==> run a <==
==> flow/design.v <==
module uart_tx #(
    parameter BAUD_DIV = 434
) (
    input logic clk,
    input logic rst_n,
    input logic tx_start,
    input logic [7:0] data_in,
    output logic tx_busy,
    output logic tx
);
    logic [9:0] tx_shift;   
    logic [3:0] bit_count;
    logic [11:0] baud_counter;
    logic tx_active;
    always_ff @(posedge clk or negedge rst_n) begin
        if (!rst_n) begin
            tx_active <= 0;
            baud_counter <= 0;
            tx_busy <= 0;
            tx <= 1;   
        end else begin
            if (tx_start && !tx_active) begin
                tx_active <= 1;
                tx_shift <= {1'b1, data_in, 1'b0};   
                baud_counter <= BAUD_DIV;
                bit_count <= 0;
                tx_busy <= 1;
            end else if (tx_active) begin
                if (baud_counter == 0) begin
                    baud_counter <= BAUD_DIV;
                    tx <= tx_shift[0];   
                    tx_shift <= {1'b1, tx_shift[9:1]};   
                    bit_count <= bit_count + 1;
                    if (bit_count == 9) begin   
                        tx_active <= 0;
                        tx_busy <= 0;
                    end
                end else begin
                    baud_counter <= baud_counter - 1;
                end
            end
        end
    end
endmodule
module uart_rx #(
    parameter BAUD_DIV = 434   
) (
    input logic clk,
    input logic rst_n,
    input logic rx,
    output logic [7:0] data_out,
    output logic data_valid,
	 	output logic [7:0] leds
);
    logic [11:0] baud_counter;
    logic [3:0] bit_count;
    logic [7:0] rx_shift;
    logic rx_active;
    always_ff @(posedge clk or negedge rst_n) begin
        if (!rst_n) begin
            baud_counter <= 0;
            bit_count <= 0;
            rx_active <= 0;
            data_valid <= 0;
            rx_shift <= 8'b0;   
        end else begin
            if (!rx_active && !rx) begin
                rx_active <= 1;
                baud_counter <= BAUD_DIV / 2;
                bit_count <= 0;
                rx_shift <= 8'b0;   
            end else if (rx_active) begin
                if (baud_counter == 0) begin
                    baud_counter <= BAUD_DIV;
                    if (bit_count < 9) begin
                        rx_shift <= {rx, rx_shift[7:1]};   
                        bit_count <= bit_count + 1;
                    end else begin
                        rx_active <= 0;
                        data_out <= rx_shift;  
								leds <= rx_shift;
                        data_valid <= 1;
                    end
                end else begin
                    baud_counter <= baud_counter - 1;
                end
            end else begin
                data_valid <= 0;
            end
        end
    end
endmodule
module uart_edge_detection (
    input logic clk,           
    input logic rst_n,         
    input logic uart_rx,       
    output logic uart_tx,      
    output logic led_rx,       
    output logic led_tx,       
    output logic data_ready    
);
    parameter CLOCK_FREQ = 50000000;    
    parameter BAUD_RATE  = 115200;
    parameter BAUD_DIV   = CLOCK_FREQ / BAUD_RATE;
    parameter THRESHOLD  = 4;           
    logic [7:0] rx_data;
    logic rx_done;
    logic [7:0] processed_data;
    logic tx_start;
    logic tx_busy;
    logic [7:0] image_data [0:63];     
    logic [7:0] conv_result [0:35];    
    logic [5:0] rx_counter;            
    logic [5:0] tx_counter;            
    typedef enum logic [1:0] {IDLE, RECEIVE, PROCESS, SEND} state_t;
    state_t state, next_state;
    uart_rx #(
        .BAUD_DIV(BAUD_DIV)
    ) uart_receiver (
        .clk(clk),
        .rst_n(rst_n),
        .rx(uart_rx),
        .data_out(rx_data),
        .data_valid(rx_done)
    );
    uart_tx #(
        .BAUD_DIV(BAUD_DIV)
    ) uart_transmitter (
        .clk(clk),
        .rst_n(rst_n),
        .tx_start(tx_start),
        .data_in(processed_data),
        .tx_busy(tx_busy),
        .tx(uart_tx)
    );
    always_ff @(posedge clk or negedge rst_n) begin
        if (!rst_n)
            state <= IDLE;
        else
            state <= next_state;
    end
    always_comb begin
        case (state)
            IDLE:      next_state = (rx_done) ? RECEIVE : IDLE;
            RECEIVE:   next_state = (rx_counter == 6'd63 && rx_done) ? PROCESS : RECEIVE;
            PROCESS:   next_state = SEND;
            SEND:      next_state = (tx_counter == 6'd36 && !tx_busy) ? IDLE : SEND;
            default:   next_state = IDLE;
        endcase
    end
    always_ff @(posedge clk or negedge rst_n) begin
        if (!rst_n) begin
            rx_counter <= 6'd0;
        end else if ((state == IDLE || state == RECEIVE) && rx_done) begin
            image_data[rx_counter] <= rx_data;
            rx_counter <= rx_counter + 1;
        end else if (state == IDLE) begin
            rx_counter <= 6'd0;
        end
    end
    integer i, j, k, l;
    reg [3:0] sum;
    always_ff @(posedge clk or negedge rst_n) begin
        if (!rst_n) begin
            for (i = 0; i < 36; i = i + 1)
                conv_result[i] <= 8'd0;
        end else if (state == PROCESS) begin
            for (i = 0; i < 6; i = i + 1) begin
                for (j = 0; j < 6; j = j + 1) begin
                    sum = 0;
                    for (k = 0; k < 3; k = k + 1) begin
                        for (l = 0; l < 3; l = l + 1) begin
                            sum = sum + image_data[(i + k) * 8 + (j + l)][0];
                        end
                    end
                    conv_result[i * 6 + j] <= (sum >= THRESHOLD) ? 8'b1 : 8'b0;
                end
            end
        end
    end
    always_ff @(posedge clk or negedge rst_n) begin
        if (!rst_n) begin
            tx_counter <= 6'd0;
            tx_start <= 1'b0;
            processed_data <= 8'd0;
        end else if (state == SEND) begin
            if (!tx_busy && !tx_start) begin
                tx_start <= 1'b1;
                processed_data <= conv_result[tx_counter];
                tx_counter <= tx_counter + 1;
            end else if (tx_start && tx_busy) begin
                tx_start <= 1'b0;
            end
        end else begin
            tx_counter <= 6'd0;
            tx_start <= 1'b0;
        end
    end
    always_ff @(posedge clk or negedge rst_n) begin
        if (!rst_n) begin
            led_rx <= 1'b0;
            led_tx <= 1'b0;
            data_ready <= 1'b0;
        end else begin
            led_rx <= (state == RECEIVE) ? rx_done : 1'b0;
            led_tx <= (state == SEND) ? ~tx_busy : 1'b0;
            data_ready <= (state == SEND);  
        end
    end
endmodule
==> flow/run.sh <==
#!/bin/bash
# the make line also repeats each setting of config.mk as NAME=value (left out here)
make -C /OpenROAD-flow-scripts/flow DESIGN_CONFIG=/design/flow/config.mk WORK_HOME=/design/flow/orfs CLKGATE_MAP_FILE= finish
==> flow/config.mk <==
export PLATFORM = sky130hd
export DESIGN_NAME = uart_edge_detection
export DESIGN_NICKNAME = uart_edge_detection
export VERILOG_FILES = /design/flow/design.v
export SDC_FILE = /design/flow/constraint.sdc
export NUM_CORES = 4
export LEC_CHECK = 0
export CAP_MARGIN = 20
export CORE_MARGIN = 2
export CORE_UTILIZATION = 72
export CTS_CLUSTER_SIZE = 72
export PLACE_DENSITY_LB_ADDON = 0.0
export SETUP_SLACK_MARGIN = 0.48
export SLEW_MARGIN = 20
export TNS_END_PERCENT = 5
==> flow/constraint.sdc <==
create_clock -name core_clock -period 3.2 [get_ports {clk}]
set_input_delay 0.6400 -clock core_clock [delete_from_list [all_inputs] [get_ports {clk}]]
set_output_delay 0.6400 -clock core_clock [all_outputs]
set_load 0.01 [all_outputs]
==> run b (differences from run a) <==
Settings changed: ABC_AREA from default to 1, CTS_CLUSTER_SIZE 72 to 71, PLACE_DENSITY_LB_ADDON 0.0 to 0.22, SETUP_SLACK_MARGIN 0.48 to 0.41, TNS_END_PERCENT 5 to default.
==> flow/constraint.sdc (replaced) <==
create_clock -name core_clock -period 3.19 [get_ports {clk}]
set_input_delay 0.6380 -clock core_clock [delete_from_list [all_inputs] [get_ports {clk}]]
set_output_delay 0.6380 -clock core_clock [all_outputs]
set_load 0.01 [all_outputs]
==> run c (differences from run a) <==
Settings changed: CTS_CLUSTER_DIAMETER from default to 27, CTS_CLUSTER_SIZE 72 to 21, PLACE_DENSITY from default to 0.38, PLACE_DENSITY_LB_ADDON 0.0 to default, TNS_END_PERCENT 5 to default.
==> results.txt <==
Physical implementation.

- The sequential cells in the finished layout cover a total of 4800 µm².
- The flow ran to the end and the layout has no timing, DRC or antenna violations.
- The timing report notes that buffer and inverter cells on the critical path total 3.
- Of all the cell area in the finished design, non-clock buffers hold 0.0396.
- The overall die area is 18600 µm².
- The cell area after layout is 14100 µm².
The numbers above come from run a.

==> results.txt <==
Physical implementation.

- The run finished, with violations left.
- The violated checks flagged are negative setup slack.
- The count of endpoints failing setup in the final report is 10.
- The post-layout worst setup margin is -0.249 ns.
The numbers above come from run b.

==> results.txt <==
Physical implementation.

- The flow ran to the end and the layout has no timing, DRC or antenna violations.
- In the final layout, flip-flops and latches occupy 4800 µm².
- The cell area after layout is 14700 µm².
- The fraction of final cell area spent on non-clock buffers in this run is 0.0682.
The numbers above come from run c.


==> trial 23: inputs <==
Starts from the design.v that is shown in full above.
Settings: LEC_CHECK=0, ABC_AREA=1, CAP_MARGIN=0, CORE_ASPECT_RATIO=1.41, CORE_MARGIN=10, CORE_UTILIZATION=25, CTS_CLUSTER_DIAMETER=175, CTS_CLUSTER_SIZE=90, GPL_TIMING_DRIVEN=0, MAX_ROUTING_LAYER=met5, PLACE_DENSITY_LB_ADDON=0.11, SETUP_SLACK_MARGIN=0.56, SLEW_MARGIN=20; clock period 9.31 ns.
run.sh (not shown) runs the stock make flow with config.mk's settings and CLKGATE_MAP_FILE=.
==> build 40 (differences from trial 23) <==
Settings changed: ABC_AREA 1 to unset, CAP_MARGIN 0 to 20, CORE_ASPECT_RATIO 1.41 to unset, CORE_MARGIN 10 to 2, CORE_UTILIZATION 25 to 70, CTS_CLUSTER_DIAMETER 175 to 28, CTS_CLUSTER_SIZE 90 to 15, GPL_TIMING_DRIVEN 0 to unset, HOLD_SLACK_MARGIN set to -0.1, MAX_ROUTING_LAYER met5 to unset, PLACE_DENSITY_LB_ADDON 0.11 to unset, SETUP_SLACK_MARGIN 0.56 to unset.
==> flow/constraint.sdc (replaced) <==
create_clock -name core_clock -period 15.5 [get_ports {clk}]
set_input_delay 3.1000 -clock core_clock [delete_from_list [all_inputs] [get_ports {clk}]]
set_output_delay 3.1000 -clock core_clock [all_outputs]
set_load 0.01 [all_outputs]
==> results.json <==
{
  "die_x_microns": 210,
  "p_seq_mw": 0.809,
  "grt_use_met1_pct": 13.1,
  "internal-power_mw": 1.19,
  "cp.depth": 7,
  "hold_depth": 0,
  "status": "no timing/DRC/antenna violations",
  "warnings": 36,
  "cpMostUsedCell": "nor2_1",
  "p_total_mw": 1.56
}
The numbers above come from trial 23.

==> results.json <==
{
  "hold_depth": 2,
  "p_seq_mw": 0.522,
  "internal-power_mw": 0.783,
  "cp.depth": 1,
  "status": "no timing/DRC/antenna violations",
  "warnings": 38
}
The numbers above come from build 40.

